Setup of run 1:
Design apb_uart, start of the top module:
module apb_uart #(
    parameter SYSTEM_FREQUENCY = 50_000_000,
    parameter SAMPLING_RATE = 16
)(
    input pclk,  
    input preset_n,  
    input psel,
    input penable,
    input pwrite,
    input[11:0] paddr,
    input[3:0] pstrb,
    input[31:0] pwdata,
    output pready,
    output pslverr,
    output[31:0] prdata,
    output irq,
    output logic baud_o,
    output logic tick_rx, 
    input cts_n,
    input rx,
    output tx,
    output rts_n
);
clock: 3.37 ns
lec_check: 0
abc_area: 1
cap_margin: 20
core_aspect_ratio: 0.7
core_margin: 2
core_utilization: 72
cts_cluster_diameter: 377
cts_cluster_size: 10
hold_slack_margin: 0.18
place_density_lb_addon: 0.12
setup_slack_margin: 0.99
slew_margin: 20
run.sh (not shown) runs the stock make flow with config.mk's settings and CLKGATE_MAP_FILE=.
Inputs modified between run 1 and run 2:
# run 1
export LEC_CHECK = 0
export ABC_AREA = 1
export CAP_MARGIN = 20
export CORE_ASPECT_RATIO = 0.7
export CORE_MARGIN = 2
export CORE_UTILIZATION = 72
export CTS_CLUSTER_DIAMETER = 377
export CTS_CLUSTER_SIZE = 10
export HOLD_SLACK_MARGIN = 0.18
export PLACE_DENSITY_LB_ADDON = 0.12
export SETUP_SLACK_MARGIN = 0.99
export SLEW_MARGIN = 20
create_clock -name core_clock -period 3.37 [get_ports {pclk}]
# run 2
export LEC_CHECK = 0
export CAP_MARGIN = 20
export CORE_MARGIN = 2
export CORE_UTILIZATION = 70
export PLACE_DENSITY_LB_ADDON = 0.01
export SETUP_SLACK_MARGIN = 0.98
export SLEW_MARGIN = 20
create_clock -name core_clock -period 3.37 [get_ports {pclk}]
==> comparison <==
Run 1 → run 2: core utilization did not really move, die span in y climbed 20%, endpoint required time on the critical path now larger.
Area of the die (higher): run 2
Changes observed in run 2 relative to run 1: ratio of final minimum period to clock period now larger; setup total negative slack about even.
Cell type of the slowest stage on the worst timing path: sky130_fd_sc_hd__dfxtp_1 -> run 1, sky130_fd_sc_hd__or4b_4 -> run 2
> inputs changed (run 2 -> run 3)
# run 2
export LEC_CHECK = 0
export CAP_MARGIN = 20
export CORE_MARGIN = 2
export CORE_UTILIZATION = 70
export PLACE_DENSITY_LB_ADDON = 0.01
export SETUP_SLACK_MARGIN = 0.98
export SLEW_MARGIN = 20
create_clock -name core_clock -period 3.37 [get_ports {pclk}]
# run 3
export LEC_CHECK = 0
export ABC_AREA = 1
export CAP_MARGIN = 20
export CORE_MARGIN = 2
export CORE_UTILIZATION = 72
export CTS_CLUSTER_DIAMETER = 377
export CTS_CLUSTER_SIZE = 10
export SETUP_SLACK_MARGIN = 0.99
export SLEW_MARGIN = 20
create_clock -name core_clock -period 3.37 [get_ports {pclk}]
Going from run 2 to run 3, multi-input logic area decreased by 7.2% relative to the old numbers; relative area change from synthesis to final layout now sits lower; cell area after layout now smaller; combinational logic power now smaller.
[compare] base=run 2 new=run 3: clock network power has decreased; total power has decreased.
Run 3 ends up with a sequential share of cell area that is 0.25 points higher than in run 2.
Run 3 ended up with a higher number of nets at floorplan than run 2 did.
As far as final number of setup-violating endpoints goes, run 2 and run 3 are indistinguishable; the numbers are identical.
Delta (run 3 minus run 2): routed wire length per instance went down; part of the cycle the worst path needs went down.
## Diff of input files: run 4 against run 3
# run 3
export LEC_CHECK = 0
export ABC_AREA = 1
export CAP_MARGIN = 20
export CORE_MARGIN = 2
export CORE_UTILIZATION = 72
export CTS_CLUSTER_DIAMETER = 377
export CTS_CLUSTER_SIZE = 10
export SETUP_SLACK_MARGIN = 0.99
export SLEW_MARGIN = 20
create_clock -name core_clock -period 3.37 [get_ports {pclk}]
# run 4
export LEC_CHECK = 0
export CAP_MARGIN = 20
export CORE_MARGIN = 2
export CORE_UTILIZATION = 70
export CTS_CLUSTER_DIAMETER = 374
export CTS_CLUSTER_SIZE = 10
export SETUP_SLACK_MARGIN = 0.66
export SLEW_MARGIN = 20
create_clock -name core_clock -period 3.37 [get_ports {pclk}]
- The smallest setup slack after layout in run 4 was lower than what run 3 gave.
- The non-clock inverter total of the final layout reported for run 4 is smaller than that of run 3 by 385.
- ~same flip-flop and latch area in run 3 and run 4
- Relative to run 3, required time of the worst setup path has decreased by 1.20 ns in run 4.
- Run 4 vs. run 3: final cycle utilization of the critical path increased 6.9 points, total via count in the routed design decreased 14%, fmax now smaller.
- For the die size, run 4 came in about 0.7% higher than run 3 did.
- Final hold slack in run 4 vs run 3: up 0.27 ns

========
v15:
apb_uart again, from the RTL that the note above started with.
// apb_uart
module apb_uart #(
    parameter SYSTEM_FREQUENCY = 50_000_000,
    parameter SAMPLING_RATE = 16
)(
    input pclk,  
    input preset_n,  
    input psel,
    input penable,
    input pwrite,
    input[11:0] paddr,
    input[3:0] pstrb,
    input[31:0] pwdata,
    output pready,
    output pslverr,
    output[31:0] prdata,
    output irq,
    output logic baud_o,
    output logic tick_rx, 
    input cts_n,
    input rx,
    output tx,
    output rts_n
);
make LEC_CHECK=0 ABC_AREA=1 CAP_MARGIN=20 CORE_ASPECT_RATIO=0.72 CORE_MARGIN=2 CORE_UTILIZATION=72 CTS_CLUSTER_DIAMETER=374 CTS_CLUSTER_SIZE=10 PLACE_DENSITY=0.37 SETUP_SLACK_MARGIN=1.0 SLEW_MARGIN=20 finish   # period 3.37 ns
Input-level comparison between v28 and v15:
Settings: removing PLACE_DENSITY (formerly 0.37); removing ABC_AREA (formerly 1); changing CTS_CLUSTER_SIZE from 10 to 50; removing CTS_CLUSTER_DIAMETER (formerly 374); changing SETUP_SLACK_MARGIN from 1.0 to 0.89; removing CORE_ASPECT_RATIO (formerly 0.72).
Notes after the runs:
Buffering stage count on the worst path with inverters included delta for v28 relative to v15: 1 higher. Of the two values seen for capturing instance or port of the critical path, baud_gen_inst.counter_tx[3] was produced by v28 and uart_rx_top_inst.fifo_rx_inst.mem[6][7] by v15. v28 reports its worst setup path startpoint as baud_gen_inst.BIT_PERIOD_TX[7] while v15 reports apb_slave_inst.register_file_inst.fcr_o[0]. Re sequential share of cell area: v28 is 0.34 points up on v15. Looking at v28 and v15, the total power draw is a wash. The run showing the smaller first-iteration DRC count is v28.
Input changes introduced in v58 (baseline for comparison: v28):
Settings: CORE_ASPECT_RATIO newly set to 0.71; CTS_CLUSTER_SIZE removed (was 50); SETUP_SLACK_MARGIN changed from 0.89 to 0.98; CTS_CLUSTER_DIAMETER newly set to 29; PLACE_DENSITY_LB_ADDON newly set to 0.01.
Largest buffer count on any clock path came out exactly the same in v28 and v58. v58 vs v28 — area taken by multi-input logic gates rose about 1.6%. In v58, the shortest period the worst path allows came out 0.14 ns above the value in v28. As far as inverter count goes, v58 and v28 are indistinguishable; the numbers are identical. The higher routed length on met1 came out of v58. v58 vs. v28: final-layout clock buffer total grew by 22; synthesis-to-finish area growth grew by 5.9 points; sequential fraction of total cell area shrank by 2.3 points; area inside the core boundary grew by about 0.4%. Relative to v28, power has increased by about 20% in v58.
The following lists how v49 was set up differently from v58:
Settings: SETUP_SLACK_MARGIN changed from 0.98 to 0.99; CORE_ASPECT_RATIO removed (was 0.71); PLACE_DENSITY_LB_ADDON changed from 0.01 to 0.0; CTS_CLUSTER_SIZE newly set to 50; CTS_CLUSTER_DIAMETER removed (was 29).
==> results <==
v49 vs v58 — total number of placement rows rose 12.
Diff v58 -> v49: share of power burned in combinational logic higher, synthesis-to-finish area growth lower.
v49: post-CTS setup repair buffer count about 10% below v58
Power figures rest on the tool's default switching activity, not on a simulated workload.
